==> 08-02: inputs <==
==> flow/design.v (excerpt) <==
module gioco(
	i_ani_stb,														 
	i_clk,															 
	i_rst,															 
	i_animate,														 
	i_dx, 															 
	i_sx,																 
	i_start,															 
	o_x1_pal, o_x2_pal,											 
	o_y1_pal, o_y2_pal,
	o_x1_nav, o_x2_nav,											 
	o_y1_nav, o_y2_nav,
	bri1,bri2,bri3,bri4,bri5,bri6,bri7,bri8,bri9,bri10, 
	ok, ko,															 
	ff_life															 
);
input i_ani_stb, i_clk, i_rst, i_animate, i_dx, i_sx, i_start;
output [9:0] o_x1_pal, o_x2_pal, o_y1_pal, o_y2_pal, o_x1_nav, o_x2_nav, o_y1_nav, o_y2_nav;
output reg bri1,bri2,bri3,bri4,bri5,bri6,bri7,bri8,bri9,bri10;
output reg ok,ko;												
output [1:0] ff_life;
wire ff_bri1, ff_bri2, ff_bri3, ff_bri4,ff_bri5, ff_bri6, ff_bri7, ff_bri8,ff_bri9, ff_bri10;
wire [9:0] ff_x_nav,ff_y_nav,ff_x_pal,ff_y_pal;	
wire ff_x_dirpal,ff_y_dirpal;							
wire [3:0] ff_brick;
wire [1:0] ff_red1,ff_red2,ff_red3,ff_red4;
wire [1:0] ff_blue5,ff_blue6,ff_blue7;
parameter H_SIZE_BRI = 10'd 32;					 
  ...
clock: 10.9 ns
lec_check: 0
abc_area: 1
cap_margin: 20
core_margin: 2
core_utilization: 72
gpl_routability_driven: 0
place_density_lb_addon: 0.02
slew_margin: 25
run.sh (not shown) runs the stock make flow with config.mk's settings and CLKGATE_MAP_FILE=.
==> inputs of 02-27, as changes to 08-02 <==
- ABC_AREA: 1 -> default
- CORE_UTILIZATION: 72 -> 67
- CTS_CLUSTER_DIAMETER: default -> 366
- GPL_ROUTABILITY_DRIVEN: 0 -> default
- PLACE_DENSITY: default -> 0.42
- PLACE_DENSITY_LB_ADDON: 0.02 -> default
- SLEW_MARGIN: 25 -> 20
==> flow/constraint.sdc (replaced) <==
create_clock -name core_clock -period 20.3 [get_ports {i_clk}]
set_input_delay 4.0600 -clock core_clock [delete_from_list [all_inputs] [get_ports {i_clk}]]
set_output_delay 4.0600 -clock core_clock [all_outputs]
set_load 0.01 [all_outputs]
==> notes <==
- Against 08-02, the die area of 02-27 is higher by 1.3%.
- 02-27 produced a clean layout. 08-02 did not get past detailed placement (DPL-0033).
- Between 08-02 and 02-27, the lower synthesized cell count is in 02-27 (gap about 30%, measured against 02-27).
- Between 08-02 and 02-27, the lower area after synthesis is in 02-27 (gap about 6%, measured against 02-27).

* * *

==> sierra: inputs <==
Starting RTL as in the previous note.
clock: 15.2 ns
lec_check: 0
cap_margin: 35
core_margin: 2
core_utilization: 50
cts_cluster_diameter: 168
cts_cluster_size: 100
min_routing_layer: met1
place_density_lb_addon: 0.1
setup_slack_margin: 4.36
slew_margin: 20
==> zinc (differences from sierra) <==
- CORE_UTILIZATION: 50 -> 72
- CTS_CLUSTER_DIAMETER: 168 -> 214
- CTS_CLUSTER_SIZE: 100 -> 21
- PLACE_DENSITY: default -> 0.65
- PLACE_DENSITY_LB_ADDON: 0.1 -> default
- SETUP_SLACK_MARGIN: 4.36 -> default
==> flow/constraint.sdc (replaced) <==
create_clock -name core_clock -period 17.3 [get_ports {i_clk}]
set_input_delay 3.4600 -clock core_clock [delete_from_list [all_inputs] [get_ports {i_clk}]]
set_output_delay 3.4600 -clock core_clock [all_outputs]
set_load 0.01 [all_outputs]
==> comparison <==
zinc stopped in 5_1_grt. sierra ran to the end with violations: negative setup slack.
Synthesized cell count is the same in sierra and zinc.
Die area: sierra is higher than zinc (43%).
Area after synthesis is the same in zinc and sierra.
==> figures <==
Run status: zinc did not finish; sierra failed layout checks
Failing step: zinc 5_1_grt; sierra -
Layout check failures: zinc -; sierra negative setup slack
Total of cells resized after clock tree synthesis: zinc 32; sierra 94
Post-CTS setup buffer count: zinc 12; sierra 30
Post-detailed-placement cell area: zinc 15,500 um2; sierra 17,180 um2
Effective utilization at floorplan: zinc 73.74%; sierra 51.07%
Post-DP HPWL: zinc 39,840 um; sierra 46,620 um
Vert. Die Dim: zinc 142.6 um; sierra 170.4 um
Cell variety after synth: zinc 107; sierra 107
DP Cell Count: zinc 2,322; sierra 2,624
# rows: zinc 50; sierra 60
Core area: zinc 18,770 um2; sierra 27,100 um2
Final weighted congestion in routability-driven placement: zinc 1.267; sierra 1.080
Placement-stage worst setup slack: zinc -0.5534 ns; sierra -1.290 ns
Chip Area: zinc 20,350 um2; sierra 29,030 um2
Die X-Extent: zinc 142.6 um; sierra 170.4 um
